[flow/design.v]
module APB_Slave#( parameter DWIDTH = 32, AWIDTH = 5)            
(   input                                      PCLK,             
    input                                   PRESETn,             
    input                                     PSELx,             
    input                                   PENABLE,             
    input                        [AWIDTH-1:0] PADDR,             
    input                                    PWRITE,             
    input                       [DWIDTH-1:0] PWDATA,             
    output reg                  [DWIDTH-1:0] PRDATA,             
    output                                   PREADY,             
    output                                   PSLVERR             
);  
    localparam                  [2:0] IDLE   = 3'b000;           
    localparam                  [2:0] READY  = 3'b001;           
    localparam                  [2:0] READ   = 3'b010;           
    localparam                  [2:0] WRITE  = 3'b011;           
    localparam                  [2:0] ERROR  = 3'b100;           
    reg                           [2:0] current_state;           
    reg                           [2:0]    next_state;           
    reg           [DWIDTH-1:0] mem_arr[2**AWIDTH-1:0];           
    wire          [AWIDTH-1:0]           base_address;           
    wire                                   PADDR_VALID;          
always @(posedge PCLK,negedge PRESETn)
    if(!PRESETn)
        current_state <= IDLE;  
    else
        current_state <= next_state;  
always @(*)
begin
    case(current_state)  
        IDLE : 
                next_state <= PSELx? READY:IDLE;  
        READY: 
                next_state <= !PSELx?                IDLE   
                            : !PADDR_VALID?         ERROR  
                            : !PENABLE?             READY  
                            : !PWRITE?              READ
                            :                       WRITE; 
        WRITE: 
                next_state <= !PSELx?                IDLE   
                            : !PENABLE?             READY  
                            :                       WRITE; 
        READ : 
                next_state <= !PSELx?                IDLE   
                            : !PENABLE?             READY  
                            :                       READ;  
        ERROR: 
                next_state <= PSELx&!PADDR_VALID?   ERROR  
                            : PSELx?                READY  
                            :                       IDLE;  
        default:
                next_state <= IDLE;
    endcase
end
always @(posedge PCLK)
begin
    if(current_state==READY && PSELx && PENABLE && PWRITE)
        mem_arr[PADDR] <= PWDATA;
end
always @(*)
begin
    if(current_state==READY && PSELx && PENABLE && !PWRITE)
        PRDATA = mem_arr[PADDR];
    else
        PRDATA = {DWIDTH{1'b0}};
end
    assign base_address[AWIDTH-1:0] = 'b0;
    assign PADDR_VALID = (PADDR>base_address) || (PADDR<(2**AWIDTH-1+base_address));
    assign PREADY= (current_state==READY);
    assign PSLVERR= (current_state==ERROR);
endmodule
[flow/run.sh]
#!/bin/bash
# the make line also repeats each setting of config.mk as NAME=value (left out here)
make -C /OpenROAD-flow-scripts/flow DESIGN_CONFIG=/design/flow/config.mk WORK_HOME=/design/flow/orfs CLKGATE_MAP_FILE= finish
[flow/config.mk]
export PLATFORM = sky130hd
export DESIGN_NAME = APB_Slave
export DESIGN_NICKNAME = APB_Slave
export VERILOG_FILES = /design/flow/design.v
export SDC_FILE = /design/flow/constraint.sdc
export NUM_CORES = 4
export LEC_CHECK = 0
export CAP_MARGIN = 20
export CORE_MARGIN = 2
export CORE_UTILIZATION = 30
export SLEW_MARGIN = 20
[flow/constraint.sdc]
create_clock -name core_clock -period 5.45 [get_ports {PCLK}]
set_input_delay 1.0900 -clock core_clock [delete_from_list [all_inputs] [get_ports {PCLK}]]
set_output_delay 1.0900 -clock core_clock [all_outputs]
set_load 0.01 [all_outputs]
==> impl_metrics.toml, run 1 <==
# implementation run metrics
[outcome]
status = "no timing/DRC/antenna violations"

[global_route]
grt_overflow = 0
grt_pass1_vias = 20600
grt_pass1_wl_um = 144000
grt_max_degree = 53
antenna_found_initial = 9
grt_usage = 0.147

[finish]
fin_nets = 2341
final_util = 0.357
finalInstanceArea_um2 = 46400
areaGrowthSynthToFinish_pct = 18.0

[timing]
finalHoldViolations = 0
finalSetupViolations = 0
period_needed_ns = 5.32
finClkSkew_ns = 0.0170
tightestPinTransition_ns = 1.08
rsz0062_at_grt = "false"
max_freq_mhz = 188
hold_slack_ns = 0.516
max_slew_margin = 0.278
finalSetupTns_ns = 0
slew_violations = 0
finalCritPeriodShare = 0.977
setup_ws_ns = 0.127

[power_and_ir_drop]
maxPowerGroup = "registers"
ir_drop_v = 0.000217
internal-power_uw = 12900
p_leak_uw = 0.0155
pg_clk_uw = 6890
power_density_nw_per_um2 = 350
power_frac_seq = 0.537
clockPowerShare = 0.424
pg_seq_uw = 8710
netSwitchingPower_uw = 3310
swShare = 0.204
combinationalPowerShare = 0.039
comb_power_uw = 638

[critical_path]
crit_start = "PADDR[4]"
cp.depth = 10
crit_fanout = 17
r2r_cells = 5
r2r_slack_ns = 2.17
rr_endpoint = "mem_arr[25][13]"
r2r_start = "current_state[3]"
crit_arrival_ns = 4.23
critPathMaxStageDelay_ns = 0.79
crit_type = "in -> out"
crit_end = "PRDATA[21]"
worstPathRequired_ns = 4.36
cpLargestDelayFamily = "buffers and inverters"
worstPathCellList = "clkdlybuf4s50_1 -> buf_4 -> nand4bb_2 -> buf_12 -> o22ai_1 -> nor4_1 -> buf_4 -> a31oi_1 -> buf_4 -> clkdlybuf4s50_1"
critPathBufInv = 6
slowest_stage = "clkdlybuf4s50_1"
critPathMostFrequentCell = "buf_4"
startpoint_type = "primary input"
worstSetupEndpointType = "output pin"

[die]
core_util_floorplan = 0.303
fp.dieH_um = 366
die_area_um2 = 134000
ioPinCount = 76
fp-row-count = 132
core_um2 = 130000
die_w_um = 366

[detailed_routing]
wl_um = 101000
via_count = 20600
vias_per_cell = 4.99
ant_nets = 0
drc = 0
wl_per_cell_um = 24.5
drt_iter0_drc = 2011
dr.pass1.iters = 5

[placement]
place_congestion = 0.780
pre_cts_slack_ns = 0.127
io_buffers = 75
placed_area_um2 = 43200
dp_hpwl_um = 59400

[clocking]
clockBufferDepth = 3
cts_setup_buffers = 0
clk_pin_slew_ns = 0.06
root_buffer = "clkbuf_16"
cts_max_level = 3
ctsHoldBuffers = 0
cts_tree = "built"
numCtsBuffers = 94
clock_latency_ns = 0.69
cts_sinks = 1029

[logic_synthesis]
mux_share = 0.130
synth_cells = 2130
ys_seq_share = 0.785
ys_sh_adder = 0
synth-async-reset-ratio = 0.00486
simple_gate_share = 0.0218
area_leaders = "edfxtp_1 (78%), mux2i_1 (13%), o22ai_1 (4.0%)"
synth_flop_count = 1029
ys_cells = 2130
fp_nets = 2172
syn_area_per_cell_um2 = 18.5
synth_dominant_cell_count = "edfxtp_1"
yosys-stat-area_um2 = 39300
xor_area_frac = 0
ys_sh_aoi = 0.0462
flop_cell = "edfxtp_1"
edf_count = 1024
yosysTopAreaCell = "edfxtp_1"
synth_area_um2 = 39300
ys_warn_count = 1
synthTopLogicFamily = "multiplexers"
top_cell_area_share = 0.782
netlist_top_cells_count = "edfxtp_1 (1024), mux2i_1 (512), o22ai_1 (254)"
ys_types = 29

[hold_path]
hold_end = "current_state[4]"
holdPathStages = 2
hp-class = "reg -> reg"
hold_path.startpoint = "current_state[4]"

[job]
drv_cap = 0
tool_warnings = 27
routing by layer:
metal  GRT usage  part of all wire
met4      0.0474             0.026
met1       0.189              0.41
met3      0.0350             0.072
met5           0           0.00056
met2       0.244              0.49
metrics by stage:
stage	total power, uW	cells
2_1_floorplan	9210	2130
3_3_place_gp	9510	3945
3_5_place_dp	9530	3945
4_1_cts	16400	4122
5_1_grt	16700	4122
6_report	16200	4123
cell type report:
cell class | instances | area (um2)
repair buffers | 202 | 2000
flip-flops and latches | 1029 | 30900
fillers | 12000 | 83400
clock inverters | 62 | 762
inverters | 2 | 7.51
multi-input cells | 970 | 8090
diodes | 1 | 2.50
well taps | 1742 | 2180
clock buffers | 115 | 2480
what timing repair did:
item                                    4_1_cts  5_1_grt
hold endpoints to repair                      0        0
endpoints found under the setup margin        0        4
gates resized                                 0        4
==> run 2, diff against run 1 <==
ABC_AREA = 1   (was default)
CAP_MARGIN = 0   (was 20)
CORE_UTILIZATION = 72   (was 30)
CTS_CLUSTER_DIAMETER = 357   (was default)
CTS_CLUSTER_SIZE = 15   (was default)
PLACE_DENSITY_LB_ADDON = 0.02   (was default)
SETUP_SLACK_MARGIN = 0.79   (was default)
SLEW_MARGIN = 30   (was 20)
clock period = 3.03 ns   (was 5.45 ns; I/O delays follow)
==> run 2 against run 1 <==
Compared with the run above: the layout now fails its checks (negative setup slack); non-clock buffer count rose by 258; cell count rose by 25%; register-to-register slack got worse by 1.3 ns; critical path depth rose by 3; routed wire length rose by 50%; flip-flop count did not move; via count rose by 69%; worst hold slack got worse by 0.31 ns; largest cell class unchanged; largest power group unchanged.
==> impl_metrics.toml, run 2 <==
# implementation run metrics
[power_and_ir_drop]
maxPowerGroup = "registers"
pg_seq_uw = 15700
power_frac_seq = 0.563
p_leak_uw = 0.0215
swShare = 0.235
pg_clk_uw = 9550
netSwitchingPower_uw = 6530
clockPowerShare = 0.343
power_density_nw_per_um2 = 529
ir_drop_v = 0.000637
comb_power_uw = 2620
internal-power_uw = 21300
combinationalPowerShare = 0.094

[global_route]
grt_pass1_wl_um = 197000
grt_max_degree = 52
grt_overflow = 0
antenna_found_initial = 5
grt_usage = 0.457
grt_pass1_vias = 31700

[finish]
areaGrowthSynthToFinish_pct = 24.0
final_util = 0.907
fin_nets = 4409
nFillCells = 2007

[die]
fp.dieH_um = 247
die_area_um2 = 60800
ioPinCount = 76
core_um2 = 57900
fp-row-count = 88
core_util_floorplan = 0.732
die_w_um = 247

[placement]
pre_cts_slack_ns = -0.576
dp_hpwl_um = 76800
io_buffers = 75
place_congestion = 0.967

[logic_synthesis]
yosysTopAreaCell = "edfxtp_1"
synth_area_um2 = 42400
mux_share = 0
ys_types = 18
synth-async-reset-ratio = 0.00486
synth_cells = 4019
fp_nets = 4061
synth_dominant_cell_count = "nand2_1"
area_leaders = "edfxtp_1 (73%), nand2_1 (23%), buf_2 (1.4%)"
ys_seq_share = 0.729
netlist_top_cells_count = "nand2_1 (2599), edfxtp_1 (1024), buf_2 (119)"
ys_warn_count = 1
syn_area_per_cell_um2 = 10.5
ys_sh_aoi = 0.00416
simple_gate_share = 0.245
synth_flop_count = 1029
top_cell_area_share = 0.726
ys_cells = 4019
edf_count = 1024
ys_sh_adder = 0
flop_cell = "edfxtp_1"
yosys-stat-area_um2 = 42400
xor_area_frac = 0
synthTopLogicFamily = "simple AND/OR/NAND/NOR gates"

[critical_path]
worstPathCellList = "buf_16 -> buf_4 -> buf_6 -> buf_12 -> nand2_1 -> nand2_1 -> nand2_1 -> nand2_2 -> nand2_1 -> nand2_1 -> nor2_2 -> a21oi_2 -> buf_2"
r2r_start = "current_state[3]"
r2r_cells = 8
crit_end = "PRDATA[15]"
rr_endpoint = "mem_arr[22][2]"
cpLargestDelayFamily = "buffers and inverters"
crit_type = "in -> out"
cp.depth = 13
startpoint_type = "primary input"
critPathMaxStageDelay_ns = 0.25
critPathMostFrequentCell = "nand2_1"
critPathBufInv = 5
crit_start = "PADDR[0]"
r2r_slack_ns = 0.83
crit_fanout = 16
worstPathRequired_ns = 2.42
slowest_stage = "a21oi_2"
worstSetupEndpointType = "output pin"
crit_arrival_ns = 2.46

[detailed_routing]
dr_wl_met2_um = 65800
vias_per_cell = 6.75
ant_nets = 0
drc = 0
wl_met3_um = 28800
dr.pass1.iters = 10
wl_per_cell_um = 29.6
via_count = 34700
drt_iter0_drc = 6978
wl_met1_um = 44400
top_layer = "met5"
wl_um = 152000

[job]
tool_warnings = 31
drv_cap = 0

[clocking]
clock_latency_ns = 0.66
clockBufferDepth = 3
cts_tree = "built"
root_buffer = "clkbuf_16"
clk_pin_slew_ns = 0.07
cts_sinks = 1029
cts_max_level = 3
numCtsBuffers = 78

[hold_path]
hp-class = "in -> async"

[outcome]
violatedChecks = "negative setup slack"
status = "finished with violations"

[timing]
finalHoldViolations = 0
max_slew_margin = 0.644
finClkSkew_ns = 0.0306
slew_violations = 0
tightestPinTransition_ns = 0.534
finalSetupTns_ns = -0.0350
hold_slack_ns = 0.204
max_freq_mhz = 326
rsz0062_at_grt = "true"
period_needed_ns = 3.06
setup_ws_ns = -0.0350
finalSetupViolations = 1
finalCritPeriodShare = 1.01
-- run 2: layer usage --
| metal | up-vias | GRT usage |
|---|---|---|
| met5 | - | 0 |
| met4 | 6 | 0.259 |
| met3 | 1089 | 0.136 |
| met2 | 3962 | 0.691 |
| met1 | 15900 | 0.598 |
| li1 | 13800 | - |
-- run 2: what timing repair did --
action | 4_1_cts | 5_1_grt
pin swaps | 69 | 174
gates cloned | 23 | 15
resized | 344 | 346
hold endpoints to repair | 0 | 0
hold buffers | 0 | 0
buffers inserted | 51 | 32
endpoints found under the setup margin | 481 | 608
-- run 2: final cells by class --
cell class | count | area, um2 | share of cell area
multi-input combinational | 2777 | 12200 | 0.231
timing repair inverter | 1 | 8.76 | 0.000167
clock buffer | 87 | 2030 | 0.0386
inverter | 20 | 121 | 0.00231
timing repair buffer | 460 | 6340 | 0.121
clock inverter | 5 | 51.3 | 0.000976
tap | 765 | 957 | 0.0182
antenna | 1 | 2.50 | 0.0000476
sequential | 1029 | 30900 | 0.588
-- run 2: metrics by stage --
stage | std cells | total power (uW) | instance area (um2)
final | 5145 | 27800 | 52600
after detailed placement | 4931 | 17800 | 47100
after global placement | 4931 | 17800 | 47100
after CTS | 5097 | 27100 | 50800
after global routing | 5145 | 28100 | 52600
after floorplan | 4019 | 16900 | 42900
==> run 3, diff against run 2 <==
ABC_AREA = default   (was 1)
CAP_MARGIN = 20   (was 0)
CELL_PAD_IN_SITES_DETAIL_PLACEMENT = 1   (was default)
CORE_MARGIN = 3   (was 2)
CORE_UTILIZATION = 63   (was 72)
CTS_CLUSTER_DIAMETER = 51   (was 357)
CTS_CLUSTER_SIZE = default   (was 15)
GPL_ROUTABILITY_DRIVEN = 0   (was default)
GPL_TIMING_DRIVEN = 1   (was default)
HOLD_SLACK_MARGIN = 0.08   (was default)
MAX_ROUTING_LAYER = met5   (was default)
MIN_ROUTING_LAYER = met2   (was default)
PLACE_DENSITY_LB_ADDON = 0.17   (was 0.02)
SETUP_SLACK_MARGIN = default   (was 0.79)
SLEW_MARGIN = 20   (was 30)
TNS_END_PERCENT = 55   (was default)
clock period = 3.22 ns   (was 3.03 ns; I/O delays follow)
==> run 3 against run 2 <==
Compared with the run above: the flow now stops in clock tree synthesis; synthesized cell count shrank 47%; area after synthesis shrank 7.2%; die size is 7.7% higher.
==> impl_metrics.toml, run 3 <==
# implementation run metrics
[logic_synthesis]
syn_area_per_cell_um2 = 18.5
xor_area_frac = 0
synthTopLogicFamily = "multiplexers"
fp_nets = 2172
mux_share = 0.130
ys_sh_adder = 0
ys_seq_share = 0.785
synth_flop_count = 1029
netlist_top_cells_count = "edfxtp_1 (1024), mux2i_1 (512), o22ai_1 (254)"
flop_cell = "edfxtp_1"
synth-async-reset-ratio = 0.00486
ys_cells = 2130
yosys-stat-area_um2 = 39300
area_leaders = "edfxtp_1 (78%), mux2i_1 (13%), o22ai_1 (4.0%)"
ys_warn_count = 1
yosysTopAreaCell = "edfxtp_1"
synth_cells = 2130
synth_area_um2 = 39300
edf_count = 1024
ys_types = 29
top_cell_area_share = 0.782
ys_sh_aoi = 0.0462
synth_dominant_cell_count = "edfxtp_1"
simple_gate_share = 0.0218

[outcome]
status = "did not finish"
stop_error = "[ERROR DPL-0033] detailed placement checks failed during check placement."
stop_stage = "clock tree synthesis"

[placement]
io_buffers = 75
dp_hpwl_um = 73100
pre_cts_slack_ns = -1.19

[die]
ioPinCount = 76
core_um2 = 61000
fp.dieH_um = 256
core_util_floorplan = 0.644
die_area_um2 = 65500
die_w_um = 256
fp-row-count = 90
## run 3: per-stage QoR
step | area (um2) | cells | TNS, ns
2_1_floorplan | 39400 | 2130 | -151.36
3_5_place_dp | 43900 | 3189 | -28.37
3_3_place_gp | 43900 | 3189 | -25.27
==> run 4, diff against run 3 <==
ABC_AREA = 1   (was default)
CELL_PAD_IN_SITES_DETAIL_PLACEMENT = default   (was 1)
CORE_MARGIN = 2   (was 3)
CORE_UTILIZATION = 72   (was 63)
CTS_CLUSTER_DIAMETER = 227   (was 51)
CTS_CLUSTER_SIZE = 10   (was default)
GPL_ROUTABILITY_DRIVEN = default   (was 0)
GPL_TIMING_DRIVEN = default   (was 1)
HOLD_SLACK_MARGIN = default   (was 0.08)
MAX_ROUTING_LAYER = default   (was met5)
MIN_ROUTING_LAYER = default   (was met2)
PLACE_DENSITY_LB_ADDON = default   (was 0.17)
SETUP_SLACK_MARGIN = 0.56   (was default)
TNS_END_PERCENT = default   (was 55)
clock period = 3.03 ns   (was 3.22 ns; I/O delays follow)
==> run 4 against run 3 <==
Compared with the run above: now fails the layout checks on negative setup slack; synthesized cell count up 89%; die size down 7.1%; area after synthesis up 7.7%.
==> impl_metrics.toml, run 4 <==
# implementation run metrics
[detailed_routing]
dr.pass1.iters = 13
drc = 0
wl_per_cell_um = 32.7
via_count = 37000
ant_nets = 0
wl_um = 171000
dr_wl_met2_um = 70200
top_layer = "met5"
vias_per_cell = 7.09
wl_met1_um = 46900
drt_iter0_drc = 8382
wl_met3_um = 34300

[placement]
place_congestion = 0.966
post-place-cells = 4947
dp_hpwl_um = 73700
io_buffers = 75

[timing]
setup_ws_ns = -0.407
finClkSkew_ns = 0.0424
hold_slack_ns = 0.115
slew_violations = 0
finalCritPeriodShare = 1.13
tightestPinTransition_ns = 0.591
rsz0062_at_grt = "true"
max_slew_margin = 0.606
finalSetupViolations = 8
max_freq_mhz = 291
finalHoldViolations = 0
period_needed_ns = 3.44

[power_and_ir_drop]
pg_seq_uw = 15700
ir_drop_v = 0.000739
comb_power_uw = 2710
p_leak_uw = 0.0222
power_frac_seq = 0.512
netSwitchingPower_uw = 7310
power_uw = 30600
swShare = 0.239
combinationalPowerShare = 0.089
clockPowerShare = 0.400
power_density_nw_per_um2 = 572
pg_clk_uw = 12200
maxPowerGroup = "registers"
internal-power_uw = 23300

[global_route]
grt_usage = 0.471
grt_overflow = 0
grt_max_degree = 53
grt_pass1_vias = 33100
antenna_found_initial = 6
grt_pass1_wl_um = 205000

[job]
drv_cap = 0
tool_warnings = 32

[logic_synthesis]
netlist_top_cells_count = "nand2_1 (2599), edfxtp_1 (1024), buf_2 (119)"
synthTopLogicFamily = "simple AND/OR/NAND/NOR gates"
synth_cells = 4019
mux_share = 0
yosysTopAreaCell = "edfxtp_1"
xor_area_frac = 0
synth_dominant_cell_count = "nand2_1"
ys_types = 18
simple_gate_share = 0.245
top_cell_area_share = 0.726
ys_warn_count = 1
area_leaders = "edfxtp_1 (73%), nand2_1 (23%), buf_2 (1.4%)"
ys_seq_share = 0.729
synth_flop_count = 1029
synth-async-reset-ratio = 0.00486
ys_cells = 4019
fp_nets = 4061
ys_sh_adder = 0
synth_area_um2 = 42400
yosys-stat-area_um2 = 42400
edf_count = 1024
syn_area_per_cell_um2 = 10.5
flop_cell = "edfxtp_1"
ys_sh_aoi = 0.00416

[critical_path]
startpoint_type = "primary input"
crit_fanout = 8
crit_start = "PADDR[0]"
critPathMostFrequentCell = "nand2_1"
worstSetupEndpointType = "output pin"
r2r_slack_ns = 0.76
worstPathRequired_ns = 2.42
crit_arrival_ns = 2.83
critPathMaxStageDelay_ns = 0.49
crit_type = "in -> out"
r2r_cells = 8
cp.depth = 15
slowest_stage = "a21oi_2"
critPathBufInv = 7
r2r_start = "current_state[3]"
crit_end = "PRDATA[16]"
worstPathCellList = "buf_16 -> buf_16 -> buf_12 -> buf_12 -> buf_8 -> nand2_1 -> nand2_1 -> nand2_1 -> nand2_1 -> nand2_1 -> nand2_1 -> nor2_2 -> a21oi_2 -> buf_6 -> buf_6"
rr_endpoint = "mem_arr[0][20]"
cpLargestDelayFamily = "buffers and inverters"

[clocking]
clock_latency_ns = 0.75
cts_max_level = 3
cts_sinks = 1029
cts_tree = "built"
clockBufferDepth = 3
root_buffer = "clkbuf_16"
clk_pin_slew_ns = 0.06
numCtsBuffers = 112

[die]
core_um2 = 57900
fp-row-count = 88
die_area_um2 = 60800
ioPinCount = 76
die_w_um = 247
fp.dieH_um = 247
core_util_floorplan = 0.732

[finish]
areaGrowthSynthToFinish_pct = 26.4
instances_no_fill = 5223
nFillCells = 1727
fin_nets = 4482

[outcome]
status = "finished with violations"
violatedChecks = "negative setup slack"

[hold_path]
hp-class = "in -> async"
==> run 4: metal layers <==
layer / vias up / GRT usage
met3: 1734 / 0.125
met4: 4 / 0.325
met5: - / 0.00735
met2: 4817 / 0.711
li1: 13900 / -
met1: 16600 / 0.604
==> run 4: cell type report <==
cell class              count  area [um2]  share of cell area
diodes                      3        7.51            0.000140
clock buffers             127        2940              0.0550
clock inverters             2        25.0            0.000467
inverters                  20         116             0.00217
multi-input cells        2777       11600               0.218
flip-flops and latches   1029       30900               0.577
well taps                 765         957              0.0179
repair buffers            498        6940               0.130
repair inverters            2        41.3            0.000771
==> run 4: stage by stage <==
stage | cell area (um2) | utilization | TNS [ns] | setup WS [ns]
global placement | 47000 | 0.811 | -15.61 | -0.817
CTS | 51400 | 0.887 | 0 | 0.116
floorplan | 42600 | - | 0 | 0.243
detailed placement | 47000 | 0.811 | -17.34 | -0.879
global route | 53500 | 0.925 | -0.638 | -0.250
finish | 53600 | 0.925 | -0.888 | -0.407
==> run 4: what timing repair did <==
action                     in CTS  in global routing
cloned                         22                 28
hold buffers                    0                  0
resized                       253                335
pin swaps                      30                164
setup endpoints to repair      32                 32
buffers inserted               44                 50
==> run 5, diff against run 4 <==
CELL_PAD_IN_SITES_DETAIL_PLACEMENT = 0   (was default)
CORE_ASPECT_RATIO = 0.9   (was default)
CTS_CLUSTER_DIAMETER = default   (was 227)
CTS_CLUSTER_SIZE = 14   (was 10)
GPL_TIMING_DRIVEN = 1   (was default)
MAX_ROUTING_LAYER = met5   (was default)
PLACE_DENSITY_LB_ADDON = 0.04   (was default)
SETUP_SLACK_MARGIN = 1.0   (was 0.56)
clock period = 3.41 ns   (was 3.03 ns; I/O delays follow)
==> run 5 against run 4 <==
Compared with the run above: the run now finishes clean; largest cell class unchanged; global-route usage shrank 1.1 points; worst hold slack gained 0.10 ns; cell area shrank 0.14%; utilization shrank 0.79 points; worst setup slack gained 0.45 ns; routed wire length shrank 2.7%; first-iteration DRC count shrank 8.8%; non-clock buffer count shrank 72; clock-buffer cell count shrank 7; clock skew shrank 0.0054 ns; sequential power shrank about 10%.
==> impl_metrics.toml, run 5 <==
# implementation run metrics
[clocking]
cts_max_level = 3
numCtsBuffers = 97
clockBufferDepth = 3
clock_latency_ns = 0.73
cts_tree = "built"
root_buffer = "clkbuf_16"
clk_pin_slew_ns = 0.06
cts_sinks = 1029
ctsHoldBuffers = 0

[power_and_ir_drop]
clockPowerShare = 0.395
pg_seq_uw = 13900
swShare = 0.243
pg_clk_uw = 10600
power_uw = 27000
p_leak_uw = 0.0220
maxPowerGroup = "registers"
power_density_nw_per_um2 = 504
combinationalPowerShare = 0.089
power_frac_seq = 0.516
ir_drop_v = 0.000495
internal-power_uw = 20400
netSwitchingPower_uw = 6540
comb_power_uw = 2390

[logic_synthesis]
ys_sh_aoi = 0.00416
mux_share = 0
ys_warn_count = 1
ys_sh_adder = 0
yosysTopAreaCell = "edfxtp_1"
netlist_top_cells_count = "nand2_1 (2599), edfxtp_1 (1024), buf_2 (119)"
simple_gate_share = 0.245
synth-async-reset-ratio = 0.00486
synth_dominant_cell_count = "nand2_1"
flop_cell = "edfxtp_1"
synth_area_um2 = 42400
ys_cells = 4019
synth_cells = 4019
synthTopLogicFamily = "simple AND/OR/NAND/NOR gates"
edf_count = 1024
ys_seq_share = 0.729
area_leaders = "edfxtp_1 (73%), nand2_1 (23%), buf_2 (1.4%)"
ys_types = 18
synth_flop_count = 1029
xor_area_frac = 0
yosys-stat-area_um2 = 42400
syn_area_per_cell_um2 = 10.5
fp_nets = 4061
top_cell_area_share = 0.726

[detailed_routing]
vias_per_cell = 7.00
wl_met3_um = 32200
top_layer = "met5"
dr.pass1.iters = 14
wl_per_cell_um = 31.9
wl_met1_um = 45800
via_count = 36500
dr_wl_met2_um = 69100
ant_nets = 0
drt_iter0_drc = 7642
drc = 0
wl_um = 166000

[finish]
nFillCells = 1797
final_util = 0.917
areaGrowthSynthToFinish_pct = 26.2
fin_nets = 4395

[critical_path]
crit_start = "PADDR[0]"
r2r_slack_ns = 1.11
cpLargestDelayFamily = "buffers and inverters"
rr_endpoint = "mem_arr[16][3]"
startpoint_type = "primary input"
crit_arrival_ns = 2.68
worstSetupEndpointType = "output pin"
crit_fanout = 8
slowest_stage = "a21oi_4"
crit_type = "in -> out"
r2r_start = "current_state[3]"
worstPathRequired_ns = 2.73
critPathBufInv = 5
critPathMostFrequentCell = "nand2_1"
critPathMaxStageDelay_ns = 0.45
cp.depth = 13
crit_end = "PRDATA[18]"
worstPathCellList = "buf_16 -> buf_16 -> buf_12 -> clkbuf_16 -> nand2_1 -> nand2_1 -> nand2_1 -> nand2_1 -> nand2_1 -> nand2_1 -> nor2_2 -> a21oi_4 -> buf_6"
r2r_cells = 7

[timing]
max_slew_margin = 0.196
setup_ws_ns = 0.0440
slew_violations = 0
period_needed_ns = 3.37
finalSetupViolations = 0
finalSetupTns_ns = 0
max_freq_mhz = 297
rsz0062_at_grt = "true"
hold_slack_ns = 0.215
finalHoldViolations = 0
tightestPinTransition_ns = 1.20
finalCritPeriodShare = 0.987
finClkSkew_ns = 0.0370

[outcome]
status = "no timing/DRC/antenna violations"

[die]
core_um2 = 58300
ioPinCount = 76
fp.dieH_um = 234
core_util_floorplan = 0.726
die_area_um2 = 60800
die_w_um = 260
fp-row-count = 84

[global_route]
grt_pass1_wl_um = 199000
grt_overflow = 0
grt_usage = 0.461
grt_max_degree = 64
antenna_found_initial = 9
grt_pass1_vias = 32400

[placement]
pre_cts_slack_ns = -0.339
dp_hpwl_um = 64300
place_congestion = 0.910
io_buffers = 75

[hold_path]
hp-class = "in -> async"

[job]
drv_cap = 0
tool_warnings = 32
==> run 5: layout make-up <==
| class | instances | area [um2] | share of cell area |
|---|---|---|---|
| sequential | 1029 | 30900 | 0.577 |
| multi-input combinational | 2777 | 12100 | 0.227 |
| timing repair buffer | 426 | 6350 | 0.119 |
| clock buffer | 120 | 2580 | 0.0482 |
| tap | 774 | 968 | 0.0181 |
| clock inverter | 56 | 364 | 0.00681 |
| inverter | 20 | 129 | 0.00241 |
| antenna | 15 | 37.5 | 0.000702 |
| timing repair inverter | 2 | 36.3 | 0.000679 |
==> run 5: routing by layer <==
| metal | GRT usage | up-vias |
|---|---|---|
| met2 | 0.693 | 4729 |
| met5 | 0 | - |
| met1 | 0.561 | 16300 |
| met4 | 0.341 | 8 |
| li1 | - | 13800 |
| met3 | 0.158 | 1705 |
==> run 5: repair_timing <==
item                       CTS  global route
pin swaps                   65           198
cloned                      40            26
gates resized              349           331
buffers inserted            64            16
setup endpoints to repair  255           166
==> run 5: metrics by stage <==
step | area [um2] | std cells
6_report | 53500 | 5219
5_1_grt | 53400 | 5206
4_1_cts | 51600 | 5162
2_1_floorplan | 42900 | 4019
3_3_place_gp | 46300 | 4882
3_5_place_dp | 46300 | 4882
==> run 6, diff against run 5 <==
CELL_PAD_IN_SITES_DETAIL_PLACEMENT = 1   (was 0)
CELL_PAD_IN_SITES_GLOBAL_PLACEMENT = 2   (was default)
CORE_ASPECT_RATIO = 1.49   (was 0.9)
CORE_UTILIZATION = 37   (was 72)
CTS_CLUSTER_SIZE = 46   (was 14)
GPL_TIMING_DRIVEN = 0   (was 1)
HOLD_SLACK_MARGIN = -0.06   (was default)
MAX_ROUTING_LAYER = met4   (was met5)
PLACE_DENSITY_LB_ADDON = 0.29   (was 0.04)
SETUP_SLACK_MARGIN = default   (was 1.0)
SLEW_MARGIN = 5   (was 20)
TNS_END_PERCENT = 30   (was default)
clock period = 5.93 ns   (was 3.41 ns; I/O delays follow)
==> run 6 against run 5 <==
Compared with the run above: clock power is 41% lower; critical endpoint is now PRDATA[19]; cell count is 12% higher; worst setup slack better by 0.022 ns; largest cell class unchanged; worst hold slack better by 0.30 ns; flip-flop count stayed put; critical path depth is 4 lower; still clean on timing, DRC and antenna; via count is 21% lower; sequential share of layout area is 5.1 points higher.
==> impl_metrics.toml, run 6 <==
# implementation run metrics
[power_and_ir_drop]
swShare = 0.231
power_uw = 15200
netSwitchingPower_uw = 3520
power_density_nw_per_um2 = 310
pg_clk_uw = 6300
power_frac_seq = 0.525
pg_seq_uw = 8010
p_leak_uw = 0.0198
internal-power_uw = 11700
comb_power_uw = 935
clockPowerShare = 0.413
ir_drop_v = 0.000228
maxPowerGroup = "registers"
combinationalPowerShare = 0.061

[global_route]
antenna_found_initial = 5
grt_pass1_vias = 30500
grt_usage = 0.252
grt_max_degree = 33
grt_pass1_wl_um = 206000
grt_overflow = 0

[timing]
finClkSkew_ns = 0.0292
finalSetupViolations = 0
finalCritPeriodShare = 0.989
rsz0062_at_grt = "false"
max_freq_mhz = 171
finalHoldViolations = 0
finalSetupTns_ns = 0
max_slew_margin = 0.228
slew_violations = 0
tightestPinTransition_ns = 1.15
setup_ws_ns = 0.0663
period_needed_ns = 5.86

[clocking]
clockBufferDepth = 3
numCtsBuffers = 98
clk_pin_slew_ns = 0.06
clock_latency_ns = 0.70
cts_max_level = 3
root_buffer = "clkbuf_16"
cts_setup_buffers = 0
cts_sinks = 1029
cts_tree = "built"

[critical_path]
crit_arrival_ns = 4.68
r2r_start = "current_state[3]"
rr_endpoint = "mem_arr[0][10]"
critPathBufInv = 3
critPathMostFrequentCell = "nand2_1"
worstPathRequired_ns = 4.74
crit_start = "PADDR[4]"
r2r_slack_ns = 2.76
worstSetupEndpointType = "output pin"
cp.depth = 9
crit_fanout = 10
r2r_cells = 7
crit_end = "PRDATA[19]"
startpoint_type = "primary input"
worstPathCellList = "clkdlybuf4s50_1 -> nand2_1 -> nor2_1 -> clkbuf_2 -> nand2_1 -> nand2_1 -> nor2_1 -> a21oi_1 -> clkdlybuf4s50_1"
crit_type = "in -> out"
critPathMaxStageDelay_ns = 0.76
cpLargestDelayFamily = "buffers and inverters"
slowest_stage = "clkdlybuf4s50_1"

[logic_synthesis]
flop_cell = "edfxtp_1"
synth_dominant_cell_count = "nand2_1"
ys_warn_count = 1
synthTopLogicFamily = "simple AND/OR/NAND/NOR gates"
ys_cells = 4019
mux_share = 0
synth_cells = 4019
ys_sh_aoi = 0.00416
area_leaders = "edfxtp_1 (73%), nand2_1 (23%), buf_2 (1.4%)"
edf_count = 1024
xor_area_frac = 0
ys_sh_adder = 0
top_cell_area_share = 0.726
yosys-stat-area_um2 = 42400
syn_area_per_cell_um2 = 10.5
yosysTopAreaCell = "edfxtp_1"
synth_flop_count = 1029
netlist_top_cells_count = "nand2_1 (2599), edfxtp_1 (1024), buf_2 (119)"
fp_nets = 4061
ys_seq_share = 0.729
synth_area_um2 = 42400
synth-async-reset-ratio = 0.00486
ys_types = 18
simple_gate_share = 0.245

[die]
die_area_um2 = 117000
core_util_floorplan = 0.373
die_w_um = 281
core_um2 = 114000
fp.dieH_um = 417
fp-row-count = 151
ioPinCount = 76

[detailed_routing]
drt_iter0_drc = 1951
vias_per_cell = 4.92
dr.pass1.iters = 6
wl_per_cell_um = 24.3
wl_um = 142000
ant_nets = 0
drc = 0
via_count = 28800

[placement]
io_buffers = 73
dp_hpwl_um = 98100
placed_area_um2 = 46000
pre_cts_slack_ns = -0.382
place_congestion = 0.846
post-place-cells = 5664

[hold_path]
holdPathStages = 2
hold_end = "current_state[3]"
hp-class = "reg -> reg"
hold_path.startpoint = "current_state[1]"

[finish]
fin_nets = 4276
areaGrowthSynthToFinish_pct = 16.0
nFillCells = 12600
finalInstanceArea_um2 = 49100
mi_logic_area_um2 = 10800
instances_no_fill = 5844
seq_area_um2 = 30900

[outcome]
status = "no timing/DRC/antenna violations"

[job]
drv_cap = 0
tool_warnings = 27
## run 6: area by class of cell
cell class,count,share of cell area
Antenna cell,2,0.000102
Tap cell,1530,0.0390
Timing Repair Buffer,115,0.0306
Clock buffer,131,0.0530
Sequential cell,1029,0.628
Buffer,193,0.0180
Inverter,20,0.00153
Clock inverter,47,0.00983
Multi-Input combinational cell,2777,0.220
## run 6: stage by stage
stage | utilization | hold slack (ns)
after CTS | 0.432 | 0.529
after floorplan | - | 0.504
after detailed placement | 0.405 | 0.511
after global routing | 0.432 | 0.553
final | 0.432 | 0.515
after global placement | 0.396 | 0.497
## run 6: what timing repair did
item                                    4_1_cts  5_1_grt
endpoints found under the setup margin        9        0
gates resized                                 6        0
hold buffers                                  0        0
## run 6: routing by layer
metal / part of all wire / global-route usage
met3: 0.033 / 0.0248
met2: 0.52 / 0.444
met1: 0.40 / 0.293
met4: 0.045 / 0.107
met5: 0 / -
==> run 7, diff against run 6 <==
ABC_AREA = 0   (was 1)
CELL_PAD_IN_SITES_DETAIL_PLACEMENT = 0   (was 1)
CELL_PAD_IN_SITES_GLOBAL_PLACEMENT = default   (was 2)
CORE_ASPECT_RATIO = 0.52   (was 1.49)
CORE_UTILIZATION = 66   (was 37)
GPL_TIMING_DRIVEN = 1   (was 0)
HOLD_SLACK_MARGIN = default   (was -0.06)
PLACE_DENSITY_LB_ADDON = 0.04   (was 0.29)
SETUP_SLACK_MARGIN = 0.18   (was default)
SLEW_MARGIN = 20   (was 5)
TNS_END_PERCENT = default   (was 30)
clock period = 3.41 ns   (was 5.93 ns; I/O delays follow)
==> run 7 against run 6 <==
Compared with the run above: clock-buffer cell count decreased by 22; global-route usage up 11 points; critical path type unchanged; total power up 63%; worst setup slack gained 0.022 ns; via count fell by 21%; highest routed layer unchanged.
==> impl_metrics.toml, run 7 <==
# implementation run metrics
[clocking]
ctsHoldBuffers = 0
cts_sinks = 1029
cts_max_level = 3
cts_tree = "built"
numCtsBuffers = 85
root_buffer = "clkbuf_16"
clockBufferDepth = 3
clk_pin_slew_ns = 0.06
clock_latency_ns = 0.63

[placement]
dp_hpwl_um = 60100
pre_cts_slack_ns = -1.03
io_buffers = 75
place_congestion = 0.874
placed_area_um2 = 43700

[outcome]
status = "no timing/DRC/antenna violations"

[timing]
finalSetupViolations = 0
finalCritPeriodShare = 0.974
setup_ws_ns = 0.0880
finalSetupTns_ns = 0
tightestPinTransition_ns = 1.07
finClkSkew_ns = 0.0190
rsz0062_at_grt = "true"
finalHoldViolations = 0
max_freq_mhz = 301
max_slew_margin = 0.284
period_needed_ns = 3.32
slew_violations = 0

[critical_path]
rr_endpoint = "mem_arr[20][5]"
r2r_slack_ns = 1.00
crit_end = "PRDATA[31]"
critPathMostFrequentCell = "buf_6"
worstPathRequired_ns = 2.73
slowest_stage = "nand4b_1"
critPathMaxStageDelay_ns = 0.31
crit_start = "PADDR[4]"
r2r_start = "current_state[3]"
critPathBufInv = 7
worstSetupEndpointType = "output pin"
startpoint_type = "primary input"
cpLargestDelayFamily = "buffers and inverters"
worstPathCellList = "buf_6 -> buf_6 -> buf_6 -> nand4b_1 -> buf_4 -> buf_6 -> buf_12 -> o22ai_2 -> nor2_1 -> a31oi_2 -> buf_2"
cp.depth = 11
r2r_cells = 5
crit_type = "in -> out"
crit_arrival_ns = 2.64
crit_fanout = 10

[logic_synthesis]
synth_area_um2 = 39300
netlist_top_cells_count = "edfxtp_1 (1024), mux2i_1 (512), o22ai_1 (254)"
mux_share = 0.130
flop_cell = "edfxtp_1"
area_leaders = "edfxtp_1 (78%), mux2i_1 (13%), o22ai_1 (4.0%)"
synthTopLogicFamily = "multiplexers"
synth_cells = 2130
yosysTopAreaCell = "edfxtp_1"
ys_sh_aoi = 0.0462
simple_gate_share = 0.0218
synth_dominant_cell_count = "edfxtp_1"
xor_area_frac = 0
yosys-stat-area_um2 = 39300
ys_types = 29
syn_area_per_cell_um2 = 18.5
ys_sh_adder = 0
fp_nets = 2172
ys_warn_count = 1
edf_count = 1024
ys_seq_share = 0.785
synth_flop_count = 1029
synth-async-reset-ratio = 0.00486
ys_cells = 2130
top_cell_area_share = 0.782

[power_and_ir_drop]
internal-power_uw = 19700
ir_drop_v = 0.000384
combinationalPowerShare = 0.057
power_density_nw_per_um2 = 512
clockPowerShare = 0.382
pg_clk_uw = 9480
comb_power_uw = 1400
maxPowerGroup = "registers"
netSwitchingPower_uw = 5140
swShare = 0.207
p_leak_uw = 0.0169
power_frac_seq = 0.561
pg_seq_uw = 13900

[detailed_routing]
via_count = 22700
dr_wl_met2_um = 47600
wl_um = 108000
wl_met1_um = 42700
drt_iter0_drc = 3290
top_layer = "met4"
vias_per_cell = 6.78
wl_per_cell_um = 32.1
dr.pass1.iters = 5
drc = 0
wl_met3_um = 14200
ant_nets = 0

[global_route]
grt_overflow = 0
grt_usage = 0.359
grt_max_degree = 41
grt_pass1_wl_um = 153000
antenna_found_initial = 5
grt_pass1_vias = 22000

[finish]
finalInstanceArea_um2 = 48400
nFillCells = 2819
areaGrowthSynthToFinish_pct = 23.1
fin_nets = 2534
final_util = 0.823

[die]
fp.dieH_um = 180
core_util_floorplan = 0.668
ioPinCount = 76
fp-row-count = 64
die_w_um = 343
die_area_um2 = 61700
core_um2 = 58900

[job]
tool_warnings = 30
drv_cap = 0

[hold_path]
hp-class = "in -> async"
==> run 7: what timing repair did <==
item,CTS,global route
pin swaps,41,37
buffers inserted,39,8
gates cloned,9,3
gates resized,310,107
setup endpoints to repair,32,32
==> run 7: final cells by class <==
| class | count | area (um2) | share of cell area |
|---|---|---|---|
| inverter | 2 | 7.51 | 0.000155 |
| multi-input combinational | 970 | 9340 | 0.193 |
| timing repair buffer | 404 | 4570 | 0.0943 |
| tap | 792 | 991 | 0.0205 |
| antenna | 1 | 2.50 | 0.0000517 |
| clock inverter | 43 | 350 | 0.00723 |
| clock buffer | 109 | 2300 | 0.0475 |
| sequential | 1029 | 30900 | 0.638 |
==> run 7: per-stage QoR <==
| step | hold slack (ns) | power (uW) | std cells |
|---|---|---|---|
| detailed placement | 0.493 | 15400 | 3137 |
| floorplan | 0.386 | 14700 | 2130 |
| global route | 0.300 | 25400 | 3350 |
| global placement | 0.477 | 15300 | 3137 |
| finish | 0.292 | 24800 | 3350 |
| CTS | 0.276 | 24800 | 3337 |
==> run 7: routing by layer <==
metal  GRT usage  vias up
met1       0.546    11500
met4       0.105        0
met5           -        -
li1            -     9383
met2       0.493     1640
met3      0.0822      220
==> run 8, diff against run 7 <==
CAP_MARGIN = 25   (was 20)
CELL_PAD_IN_SITES_DETAIL_PLACEMENT = 2   (was 0)
CORE_ASPECT_RATIO = 0.65   (was 0.52)
CORE_UTILIZATION = 60   (was 66)
CTS_CLUSTER_SIZE = 26   (was 46)
GPL_TIMING_DRIVEN = 0   (was 1)
MAX_ROUTING_LAYER = default   (was met4)
MIN_ROUTING_LAYER = met2   (was default)
PLACE_DENSITY_LB_ADDON = default   (was 0.04)
SETUP_SLACK_MARGIN = default   (was 0.18)
clock period = 9.49 ns   (was 3.41 ns; I/O delays follow)
==> run 8 against run 7 <==
Compared with the run above: die size grew 9.7%; synthesized cell count unchanged; the run now fails in detailed placement; area after synthesis is the same.
==> impl_metrics.toml, run 8 <==
# implementation run metrics
[logic_synthesis]
ys_sh_adder = 0
synthTopLogicFamily = "multiplexers"
flop_cell = "edfxtp_1"
ys_sh_aoi = 0.0462
synth_dominant_cell_count = "edfxtp_1"
fp_nets = 2172
top_cell_area_share = 0.782
yosys-stat-area_um2 = 39300
syn_area_per_cell_um2 = 18.5
xor_area_frac = 0
ys_warn_count = 1
mux_share = 0.130
area_leaders = "edfxtp_1 (78%), mux2i_1 (13%), o22ai_1 (4.0%)"
synth_cells = 2130
ys_seq_share = 0.785
yosysTopAreaCell = "edfxtp_1"
edf_count = 1024
synth_area_um2 = 39300
synth_flop_count = 1029
netlist_top_cells_count = "edfxtp_1 (1024), mux2i_1 (512), o22ai_1 (254)"
ys_types = 29
synth-async-reset-ratio = 0.00486
simple_gate_share = 0.0218
ys_cells = 2130

[outcome]
stop_stage = "detailed placement"
status = "did not finish"
stop_error = "[ERROR DPL-0033] detailed placement checks failed during check placement."

[placement]
place_congestion = 0.885
io_buffers = 73

[die]
die_w_um = 322
core_um2 = 64700
fp.dieH_um = 210
fp-row-count = 75
die_area_um2 = 67700
core_util_floorplan = 0.608
ioPinCount = 76
==> run 8: through the flow <==
step / setup slack (ns) / total power (uW) / instances
2_1_floorplan: 3.92 / 5290 / 2130
3_3_place_gp: 0.588 / 5470 / 3050
==> run 9, diff against run 8 <==
ABC_AREA = 1   (was 0)
CAP_MARGIN = 20   (was 25)
CELL_PAD_IN_SITES_DETAIL_PLACEMENT = default   (was 2)
CORE_ASPECT_RATIO = default   (was 0.65)
CORE_UTILIZATION = 57   (was 60)
CTS_CLUSTER_SIZE = 98   (was 26)
GPL_TIMING_DRIVEN = default   (was 0)
MIN_ROUTING_LAYER = default   (was met2)
clock period = 3.57 ns   (was 9.49 ns; I/O delays follow)
==> run 9 against run 8 <==
Compared with the run above: the run now finishes clean; synthesized cell count rose by 89%; area after synthesis rose by 7.7%; die size rose by 13%.
==> impl_metrics.toml, run 9 <==
# implementation run metrics
[global_route]
grt_usage = 0.317
grt_pass1_vias = 27400
grt_max_degree = 65
grt_pass1_wl_um = 177000
grt_overflow = 0
antenna_found_initial = 5

[power_and_ir_drop]
comb_power_uw = 1540
pg_seq_uw = 13300
maxPowerGroup = "registers"
p_leak_uw = 0.0208
combinationalPowerShare = 0.060
ir_drop_v = 0.000427
power_density_nw_per_um2 = 508
pg_clk_uw = 10700
internal-power_uw = 20000
clockPowerShare = 0.419
swShare = 0.219
netSwitchingPower_uw = 5590
power_frac_seq = 0.521

[timing]
finalCritPeriodShare = 0.984
period_needed_ns = 3.51
tightestPinTransition_ns = 0.968
rsz0062_at_grt = "false"
finalSetupViolations = 0
finalHoldViolations = 0
max_slew_margin = 0.353
slew_violations = 0
finClkSkew_ns = 0.0178
finalSetupTns_ns = 0
max_freq_mhz = 285
setup_ws_ns = 0.0568

[finish]
finalInstanceArea_um2 = 50300
areaGrowthSynthToFinish_pct = 18.7
fin_nets = 4309
final_util = 0.686

[critical_path]
critPathMaxStageDelay_ns = 0.28
crit_end = "PRDATA[17]"
worstSetupEndpointType = "output pin"
slowest_stage = "dlygate4sd2_1"
worstPathCellList = "dlygate4sd2_1 -> buf_6 -> buf_4 -> nor2_4 -> buf_12 -> buf_12 -> buf_12 -> buf_4 -> buf_4 -> nand2_1 -> nand2_1 -> nor2_2 -> a21oi_1 -> buf_4 -> buf_4"
r2r_start = "current_state[3]"
crit_fanout = 4
crit_arrival_ns = 2.80
worstPathRequired_ns = 2.86
critPathMostFrequentCell = "buf_4"
r2r_slack_ns = 1.19
cpLargestDelayFamily = "buffers and inverters"
crit_start = "PADDR[2]"
crit_type = "in -> out"
cp.depth = 15
r2r_cells = 8
critPathBufInv = 10
startpoint_type = "primary input"
rr_endpoint = "mem_arr[3][10]"

[clocking]
root_buffer = "clkbuf_16"
cts_tree = "built"
numCtsBuffers = 104
clockBufferDepth = 3
ctsHoldBuffers = 0
cts_sinks = 1029
clock_latency_ns = 0.67
clk_pin_slew_ns = 0.06
cts_max_level = 3

[outcome]
status = "no timing/DRC/antenna violations"

[logic_synthesis]
yosysTopAreaCell = "edfxtp_1"
simple_gate_share = 0.245
synthTopLogicFamily = "simple AND/OR/NAND/NOR gates"
netlist_top_cells_count = "nand2_1 (2599), edfxtp_1 (1024), buf_2 (119)"
synth_dominant_cell_count = "nand2_1"
ys_warn_count = 1
synth_area_um2 = 42400
xor_area_frac = 0
flop_cell = "edfxtp_1"
ys_sh_adder = 0
top_cell_area_share = 0.726
ys_seq_share = 0.729
ys_cells = 4019
syn_area_per_cell_um2 = 10.5
ys_sh_aoi = 0.00416
mux_share = 0
synth-async-reset-ratio = 0.00486
fp_nets = 4061
area_leaders = "edfxtp_1 (73%), nand2_1 (23%), buf_2 (1.4%)"
yosys-stat-area_um2 = 42400
synth_cells = 4019
synth_flop_count = 1029
ys_types = 18
edf_count = 1024

[job]
drv_cap = 0
tool_warnings = 29

[detailed_routing]
vias_per_cell = 5.44
drt_iter0_drc = 3097
dr.pass1.iters = 5
wl_per_cell_um = 22.7
wl_um = 121000
via_count = 29000
ant_nets = 0
drc = 0

[placement]
io_buffers = 75
placed_area_um2 = 46800
place_congestion = 0.859
pre_cts_slack_ns = -0.454
dp_hpwl_um = 70700

[die]
core_um2 = 73300
die_area_um2 = 76500
core_util_floorplan = 0.578
fp-row-count = 99
die_w_um = 277
ioPinCount = 76
fp.dieH_um = 277

[hold_path]
hp-class = "in -> async"
[run 9: per-stage QoR]
stage	total power (uW)	hold WS [ns]	std cells
2_1_floorplan	14300	0.418	4019
3_3_place_gp	15000	0.483	5104
3_5_place_dp	15100	0.517	5104
4_1_cts	25700	0.243	5317
5_1_grt	26300	0.279	5319
6_report	25500	0.274	5319
[run 9: layout make-up]
cell class	instances	area [um2]
fill	5444	23000
inverter	20	90.1
multi-input combinational	2777	10900
sequential	1029	30900
clock buffer	127	2730
timing repair buffer	335	3890
tap	959	1200
antenna	2	5.00
clock inverter	70	632
[run 9: metal layers]
metal | vias to the layer above | wire length [um] | global-route usage
met5 | - | 0 | 0
met4 | 0 | 4350 | 0.120
met3 | 211 | 9690 | 0.0440
met2 | 1237 | 56900 | 0.505
met1 | 13900 | 49800 | 0.450
li1 | 13600 | - | -
[run 9: repair_timing]
action                                  in CTS  in global routing
resized                                     71                  1
endpoints found under the setup margin      32                  1
buffers inserted                            13                  0
pin swaps                                    6                  0
gates cloned                                 3                  0
hold endpoints to repair                     0                  0
==> run 10, diff against run 9 <==
ABC_AREA = default   (was 1)
CAP_MARGIN = 0   (was 20)
CORE_ASPECT_RATIO = 0.91   (was default)
CORE_UTILIZATION = 72   (was 57)
CTS_CLUSTER_SIZE = 19   (was 98)
PLACE_DENSITY_LB_ADDON = 0.03   (was default)
SETUP_SLACK_MARGIN = 0.89   (was default)
clock period = 3.03 ns   (was 3.57 ns; I/O delays follow)
==> run 10 against run 9 <==
Compared with the run above: the run now fails in global routing; area after synthesis down 7.2%; die size down 26%; synthesized cell count down 47%.
==> impl_metrics.toml, run 10 <==
# implementation run metrics
[outcome]
status = "did not finish"
stop_stage = "global routing"

[logic_synthesis]
netlist_top_cells_count = "edfxtp_1 (1024), mux2i_1 (512), o22ai_1 (254)"
fp_nets = 2172
synth_cells = 2130
area_leaders = "edfxtp_1 (78%), mux2i_1 (13%), o22ai_1 (4.0%)"
ys_cells = 2130
ys_types = 29
ys_seq_share = 0.785
mux_share = 0.130
top_cell_area_share = 0.782
ys_sh_aoi = 0.0462
ys_warn_count = 1
synth-async-reset-ratio = 0.00486
yosysTopAreaCell = "edfxtp_1"
simple_gate_share = 0.0218
synth_flop_count = 1029
ys_sh_adder = 0
yosys-stat-area_um2 = 39300
syn_area_per_cell_um2 = 18.5
synth_area_um2 = 39300
edf_count = 1024
flop_cell = "edfxtp_1"
synth_dominant_cell_count = "edfxtp_1"
xor_area_frac = 0
synthTopLogicFamily = "multiplexers"

[placement]
dp_hpwl_um = 60400
post-place-cells = 3060
io_buffers = 75
place_congestion = 0.850

[clocking]
numCtsBuffers = 94
cts_sinks = 1029
cts_max_level = 3
ctsHoldBuffers = 0
root_buffer = "clkbuf_16"
clockBufferDepth = 3

[die]
die_area_um2 = 56500
fp-row-count = 81
fp.dieH_um = 227
core_util_floorplan = 0.730
core_um2 = 53900
die_w_um = 249
ioPinCount = 76
## run 10: per-stage QoR
| stage | worst slack, ns | hold slack (ns) | TNS, ns | utilization | instance area (um2) |
|---|---|---|---|---|---|
| 3_3_place_gp | -1.41 | 0.483 | -34.33 | 0.813 | 43800 |
| 3_5_place_dp | -1.41 | 0.516 | -35.48 | 0.813 | 43800 |
| 2_1_floorplan | 0.156 | 0.310 | 0 | - | 39500 |
| 4_1_cts | -0.0908 | 0.151 | -0.792 | 0.925 | 49900 |
## run 10: repair_timing
action                                 in CTS
gates resized                             514
buffers inserted                           60
gates cloned                               24
setup endpoints to repair                 975
endpoints found under the hold margin       0
pin swaps                                  58
==> run 11, diff against run 10 <==
CAP_MARGIN = 20   (was 0)
CORE_ASPECT_RATIO = default   (was 0.91)
CORE_UTILIZATION = 40   (was 72)
CTS_CLUSTER_SIZE = default   (was 19)
PLACE_DENSITY_LB_ADDON = default   (was 0.03)
SETUP_SLACK_MARGIN = default   (was 0.89)
clock period = 5.5 ns   (was 3.03 ns; I/O delays follow)
==> run 11 against run 10 <==
Compared with the run above: the run now finishes clean; area after synthesis stayed put; die size is 78% higher; synthesized cell count stayed put.
==> impl_metrics.toml, run 11 <==
# implementation run metrics
[power_and_ir_drop]
combinationalPowerShare = 0.040
netSwitchingPower_uw = 3220
internal-power_uw = 12700
swShare = 0.202
clockPowerShare = 0.419
pg_clk_uw = 6690
ir_drop_v = 0.000278
power_frac_seq = 0.541
p_leak_uw = 0.0155
maxPowerGroup = "registers"
comb_power_uw = 641
power_density_nw_per_um2 = 348
pg_seq_uw = 8640

[critical_path]
critPathMaxStageDelay_ns = 0.71
cp.depth = 8
crit_fanout = 32
crit_end = "PRDATA[13]"
r2r_cells = 4
worstPathCellList = "clkdlybuf4s50_1 -> buf_4 -> or4b_2 -> buf_12 -> o22ai_1 -> nor2_1 -> a31oi_1 -> clkdlybuf4s50_1"
startpoint_type = "primary input"
crit_start = "PADDR[0]"
crit_type = "in -> out"
rr_endpoint = "mem_arr[0][12]"
r2r_start = "current_state[3]"
r2r_slack_ns = 2.46
worstSetupEndpointType = "output pin"
cpLargestDelayFamily = "buffers and inverters"
slowest_stage = "or4b_2"
critPathMostFrequentCell = "clkdlybuf4s50_1"
worstPathRequired_ns = 4.40
critPathBufInv = 4
crit_arrival_ns = 4.29

[logic_synthesis]
yosysTopAreaCell = "edfxtp_1"
ys_warn_count = 1
yosys-stat-area_um2 = 39300
edf_count = 1024
netlist_top_cells_count = "edfxtp_1 (1024), mux2i_1 (512), o22ai_1 (254)"
synth_dominant_cell_count = "edfxtp_1"
area_leaders = "edfxtp_1 (78%), mux2i_1 (13%), o22ai_1 (4.0%)"
synth-async-reset-ratio = 0.00486
ys_cells = 2130
ys_seq_share = 0.785
synthTopLogicFamily = "multiplexers"
top_cell_area_share = 0.782
simple_gate_share = 0.0218
mux_share = 0.130
flop_cell = "edfxtp_1"
xor_area_frac = 0
synth_area_um2 = 39300
syn_area_per_cell_um2 = 18.5
synth_flop_count = 1029
synth_cells = 2130
fp_nets = 2172
ys_sh_adder = 0
ys_types = 29
ys_sh_aoi = 0.0462

[global_route]
grt_max_degree = 59
grt_pass1_vias = 20900
grt_usage = 0.194
grt_pass1_wl_um = 143000
grt_overflow = 0
antenna_found_initial = 8

[timing]
finalSetupTns_ns = 0
max_slew_margin = 0.280
tightestPinTransition_ns = 1.08
finalCritPeriodShare = 0.979
slew_violations = 0
setup_ws_ns = 0.113
finalSetupViolations = 0
rsz0062_at_grt = "false"
finalHoldViolations = 0
max_freq_mhz = 186
period_needed_ns = 5.39
finClkSkew_ns = 0.0282

[finish]
areaGrowthSynthToFinish_pct = 16.5
instances_no_fill = 3680
final_util = 0.468
fin_nets = 2355
finalInstanceArea_um2 = 45800

[clocking]
clockBufferDepth = 3
cts_tree = "built"
cts_sinks = 1029
clock_latency_ns = 0.68
cts_max_level = 3
clk_pin_slew_ns = 0.06
root_buffer = "clkbuf_16"
numCtsBuffers = 99

[placement]
placed_area_um2 = 42700
place_congestion = 0.805
io_buffers = 75
pre_cts_slack_ns = 0.0850
dp_hpwl_um = 58800
post-place-cells = 3499

[die]
fp-row-count = 115
die_w_um = 318
fp.dieH_um = 318
core_util_floorplan = 0.401
core_um2 = 98000
die_area_um2 = 101000
ioPinCount = 76

[detailed_routing]
wl_per_cell_um = 27.0
vias_per_cell = 5.65
dr.pass1.iters = 5
drc = 0
ant_nets = 0
via_count = 20800
drt_iter0_drc = 1818
wl_um = 99200

[job]
drv_cap = 0
tool_warnings = 27

[hold_path]
hold_end = "current_state[4]"
holdPathStages = 2
hp-class = "reg -> reg"
hold_path.startpoint = "current_state[4]"

[outcome]
status = "no timing/DRC/antenna violations"
## run 11: layout make-up
class	instances	area [um2]
inverters	2	7.51
diodes	1	2.50
well taps	1287	1610
fillers	8051	52100
clock inverters	60	594
clock buffers	120	2600
flip-flops and latches	1029	30900
repair buffers	211	2070
multi-input cells	970	8080
## run 11: stage by stage
| stage | total power, uW | hold WS (ns) |
|---|---|---|
| floorplan | 9130 | 0.463 |
| global placement | 9440 | 0.482 |
| detailed placement | 9460 | 0.526 |
| CTS | 16100 | 0.540 |
| global route | 16400 | 0.587 |
| finish | 16000 | 0.540 |
## run 11: what timing repair did
action / in CTS / in global routing
resized: 0 / 2
setup endpoints to repair: 0 / 2
hold endpoints to repair: 0 / 0
buffers inserted: 0 / 0
hold buffers: 0 / 0
## run 11: per-layer routing
layer / GRT usage / up-vias / wire length (um)
met3: 0.0355 / 190 / 6890
met2: 0.316 / 712 / 47300
met1: 0.269 / 10900 / 42500
li1: - / 9028 / -
met5: 0 / - / 57
met4: 0.0550 / 10 / 2460
==> run 12, diff against run 11 <==
SETUP_SLACK_MARGIN = 1.61   (was default)
clock period = 5.45 ns   (was 5.5 ns; I/O delays follow)
==> run 12 against run 11 <==
Compared with the run above: flip-flop count stayed put; total power is 3.4% higher; via count is 3.4% higher; sequential share of layout area is 3.7 points lower; cell area is 5.7% higher; cell count is 1.6% higher; first-iteration DRC count is 25% higher; global-route usage is 1.6 points higher; still clean; largest power group unchanged; clock-buffer cell count is 8 lower; clock power is 4.2% higher.
==> impl_metrics.toml, run 12 <==
# implementation run metrics
[outcome]
status = "no timing/DRC/antenna violations"

[die]
fp-row-count = 115
core_um2 = 98000
ioPinCount = 76
die_area_um2 = 101000
core_util_floorplan = 0.401
fp.dieH_um = 318
die_w_um = 318

[clocking]
cts_sinks = 1029
clk_pin_slew_ns = 0.06
cts_tree = "built"
root_buffer = "clkbuf_16"
clock_latency_ns = 0.68
numCtsBuffers = 99
clockBufferDepth = 3
cts_max_level = 3

[critical_path]
crit_end = "PRDATA[31]"
r2r_start = "current_state[3]"
crit_type = "in -> out"
rr_endpoint = "mem_arr[0][19]"
slowest_stage = "or4b_4"
worstPathRequired_ns = 4.36
worstPathCellList = "buf_12 -> buf_16 -> buf_12 -> or4b_4 -> buf_12 -> o22ai_1 -> nor4_2 -> a31oi_2 -> buf_2"
crit_arrival_ns = 3.05
startpoint_type = "primary input"
r2r_slack_ns = 2.41
cp.depth = 9
crit_start = "PADDR[0]"
cpLargestDelayFamily = "buffers and inverters"
critPathMaxStageDelay_ns = 0.63
worstSetupEndpointType = "output pin"
critPathMostFrequentCell = "buf_12"
r2r_cells = 4
critPathBufInv = 5
crit_fanout = 5

[timing]
max_slew_margin = 0.274
rsz0062_at_grt = "true"
finClkSkew_ns = 0.0264
tightestPinTransition_ns = 1.09
finalCritPeriodShare = 0.759
slew_violations = 0
finalSetupTns_ns = 0
finalSetupViolations = 0
period_needed_ns = 4.14
max_freq_mhz = 242
finalHoldViolations = 0

[logic_synthesis]
ys_warn_count = 1
ys_sh_adder = 0
synthTopLogicFamily = "multiplexers"
synth_flop_count = 1029
top_cell_area_share = 0.782
xor_area_frac = 0
mux_share = 0.130
yosys-stat-area_um2 = 39300
synth_area_um2 = 39300
ys_seq_share = 0.785
syn_area_per_cell_um2 = 18.5
synth-async-reset-ratio = 0.00486
synth_dominant_cell_count = "edfxtp_1"
ys_types = 29
synth_cells = 2130
fp_nets = 2172
flop_cell = "edfxtp_1"
area_leaders = "edfxtp_1 (78%), mux2i_1 (13%), o22ai_1 (4.0%)"
simple_gate_share = 0.0218
ys_sh_aoi = 0.0462
edf_count = 1024
ys_cells = 2130
netlist_top_cells_count = "edfxtp_1 (1024), mux2i_1 (512), o22ai_1 (254)"
yosysTopAreaCell = "edfxtp_1"

[power_and_ir_drop]
clockPowerShare = 0.423
power_frac_seq = 0.528
internal-power_uw = 13100
comb_power_uw = 813
pg_clk_uw = 6970
combinationalPowerShare = 0.049
power_density_nw_per_um2 = 340
pg_seq_uw = 8710
power_uw = 16500
p_leak_uw = 0.0166
maxPowerGroup = "registers"
netSwitchingPower_uw = 3420
ir_drop_v = 0.000282
swShare = 0.207

[finish]
mi_logic_area_um2 = 9430
areaGrowthSynthToFinish_pct = 23.2
seq_area_um2 = 30900
nFillCells = 7794
fin_nets = 2419

[detailed_routing]
wl_um = 108000
ant_nets = 0
antenna_cells = 0
vias_per_cell = 5.75
drc = 0
via_count = 21500
drt_iter0_drc = 2268
wl_per_cell_um = 28.8
dr.pass1.iters = 6

[global_route]
grt_max_degree = 76
grt_pass1_vias = 21500
antenna_found_initial = 7
grt_overflow = 0
grt_pass1_wl_um = 154000
grt_usage = 0.210

[hold_path]
hp-class = "reg -> reg"
holdPathStages = 2
hold_end = "current_state[2]"
hold_path.startpoint = "current_state[2]"

[placement]
place_congestion = 0.788
dp_hpwl_um = 58900
io_buffers = 75

[job]
drv_cap = 0
tool_warnings = 30
run 12: timing repair:
item / 4_1_cts / 5_1_grt
endpoints found under the hold margin: 0 / 0
resized: 376 / 73
buffers inserted: 26 / 17
hold buffers: 0 / 0
pin swaps: 56 / 27
endpoints found under the setup margin: 42 / 77
cloned: 18 / 2
run 12: cell type report:
cell class | instances | share of cell area
multi-input combinational | 971 | 0.195
sequential | 1029 | 0.637
clock buffer | 112 | 0.0521
inverter | 2 | 0.000155
tap | 1287 | 0.0332
timing repair buffer | 274 | 0.0673
clock inverter | 64 | 0.0156
run 12: per-stage QoR:
stage	utilization	instance area, um2	std cells	worst slack (ns)	hold WS [ns]
final	0.495	48500	3739	1.31	0.544
after global routing	0.495	48500	3739	1.29	0.573
after global placement	0.437	42800	3500	0.165	0.480
after CTS	0.489	47900	3720	1.36	0.546
after detailed placement	0.437	42800	3500	0.124	0.530
after floorplan	-	39400	2130	1.54	0.463
run 12: routing by layer:
layer | routed length [um] | vias up | share of wire | global-route usage
met5 | 71 | - | 0.00066 | 0
li1 | - | 9165 | - | -
met2 | 51500 | 784 | 0.48 | 0.344
met3 | 7810 | 175 | 0.073 | 0.0383
met1 | 45500 | 11400 | 0.42 | 0.290
met4 | 2830 | 12 | 0.026 | 0.0541
==> run 13, diff against run 12 <==
CORE_UTILIZATION = 72   (was 40)
CTS_CLUSTER_SIZE = 42   (was default)
PLACE_DENSITY_LB_ADDON = 0.0   (was default)
SETUP_SLACK_MARGIN = 0.86   (was 1.61)
clock period = 3.05 ns   (was 5.45 ns; I/O delays follow)
==> run 13 against run 12 <==
Compared with the run above: now fails the layout checks on negative setup slack; critical endpoint is now PRDATA[19]; global-route usage rose by 21 points; cell count fell by 11%; largest power group unchanged; highest routed layer unchanged; first-iteration DRC count rose by 94%.
==> impl_metrics.toml, run 13 <==
# implementation run metrics
[outcome]
status = "finished with violations"
violatedChecks = "negative setup slack"

[global_route]
antenna_found_initial = 2
grt_pass1_wl_um = 166000
grt_pass1_vias = 24600
grt_max_degree = 39
grt_usage = 0.418
grt_overflow = 0

[power_and_ir_drop]
combinationalPowerShare = 0.059
comb_power_uw = 1780
power_frac_seq = 0.520
pg_clk_uw = 12600
swShare = 0.215
pg_seq_uw = 15600
p_leak_uw = 0.0176
maxPowerGroup = "registers"
clockPowerShare = 0.421
power_density_nw_per_um2 = 600
internal-power_uw = 23500
ir_drop_v = 0.000602
netSwitchingPower_uw = 6430

[timing]
finalSetupViolations = 32
max_freq_mhz = 305
rsz0062_at_grt = "true"
finClkSkew_ns = 0.0313
finalCritPeriodShare = 1.08
max_slew_margin = 0.621
slew_violations = 0
finalSetupTns_ns = -3.94
period_needed_ns = 3.28
hold_slack_ns = 0.210
tightestPinTransition_ns = 0.567
setup_ws_ns = -0.230
finalHoldViolations = 0

[logic_synthesis]
synth_dominant_cell_count = "edfxtp_1"
synth-async-reset-ratio = 0.00486
mux_share = 0.130
flop_cell = "edfxtp_1"
fp_nets = 2172
ys_cells = 2130
ys_seq_share = 0.785
yosysTopAreaCell = "edfxtp_1"
yosys-stat-area_um2 = 39300
ys_warn_count = 1
synth_cells = 2130
synthTopLogicFamily = "multiplexers"
ys_types = 29
simple_gate_share = 0.0218
xor_area_frac = 0
edf_count = 1024
ys_sh_adder = 0
synth_flop_count = 1029
netlist_top_cells_count = "edfxtp_1 (1024), mux2i_1 (512), o22ai_1 (254)"
ys_sh_aoi = 0.0462
top_cell_area_share = 0.782
area_leaders = "edfxtp_1 (78%), mux2i_1 (13%), o22ai_1 (4.0%)"
syn_area_per_cell_um2 = 18.5
synth_area_um2 = 39300

[die]
ioPinCount = 76
fp.dieH_um = 238
die_area_um2 = 56500
fp-row-count = 85
die_w_um = 238
core_um2 = 53900
core_util_floorplan = 0.730

[critical_path]
crit_arrival_ns = 2.67
startpoint_type = "primary input"
worstPathRequired_ns = 2.44
critPathMaxStageDelay_ns = 0.40
crit_start = "PADDR[2]"
crit_type = "in -> out"
crit_fanout = 17
r2r_cells = 7
rr_endpoint = "mem_arr[5][12]"
r2r_slack_ns = 0.79
worstSetupEndpointType = "output pin"
cp.depth = 12
critPathBufInv = 8
cpLargestDelayFamily = "buffers and inverters"
crit_end = "PRDATA[19]"
r2r_start = "current_state[3]"
slowest_stage = "nor4_1"
worstPathCellList = "buf_8 -> buf_6 -> buf_6 -> buf_12 -> nand4b_1 -> buf_12 -> buf_4 -> o22ai_2 -> nor4_1 -> buf_4 -> a31oi_1 -> buf_2"

[job]
tool_warnings = 30
drv_cap = 0

[detailed_routing]
dr.pass1.iters = 6
wl_per_cell_um = 38.9
drc = 0
vias_per_cell = 7.57
via_count = 25200
wl_um = 129000
drt_iter0_drc = 4408
ant_nets = 0

[clocking]
cts_sinks = 1029
clock_latency_ns = 0.66
clk_pin_slew_ns = 0.06
cts_max_level = 3
root_buffer = "clkbuf_16"
ctsHoldBuffers = 0
clockBufferDepth = 3
cts_tree = "built"
numCtsBuffers = 96

[hold_path]
hp-class = "in -> async"

[placement]
place_congestion = 0.880
dp_hpwl_um = 60700
io_buffers = 75

[finish]
seq_area_um2 = 30900
nFillCells = 1544
fin_nets = 2589
areaGrowthSynthToFinish_pct = 27.0
mi_logic_area_um2 = 9690
[run 13: metrics by stage]
stage | util | setup WS [ns] | instances | power [uW] | cell area (um2)
floorplan | - | 0.172 | 2130 | 16500 | 39500
global placement | 0.813 | -1.05 | 3060 | 17200 | 43800
detailed placement | 0.813 | -1.14 | 3060 | 17200 | 43800
CTS | 0.904 | -0.0809 | 3301 | 29400 | 48700
global route | 0.926 | -0.251 | 3321 | 30400 | 49900
finish | 0.926 | -0.230 | 3322 | 30000 | 49900
[run 13: area by class of cell]
cell class,instances,share of cell area
inverters,2,0.000150
clock buffers,115,0.0512
well taps,696,0.0174
clock inverters,61,0.0137
multi-input cells,970,0.194
flip-flops and latches,1029,0.618
repair buffers,448,0.105
diodes,1,0.0000501
[run 13: metal layers]
metal | wire length, um | GRT usage | part of all wire
met2 | 59600 | 0.651 | 0.46
met5 | 11 | 0 | 0.000085
met1 | 40600 | 0.538 | 0.31
met4 | 9660 | 0.257 | 0.075
met3 | 19300 | 0.106 | 0.15
[run 13: repair_timing]
action                     in CTS  in global routing
hold endpoints to repair        0                  0
buffers inserted               53                 18
gates cloned                   12                  2
pin swaps                      61                 59
resized                       341                164
setup endpoints to repair     787                112
No activity file was given, so power comes from the tool's default toggle rates.
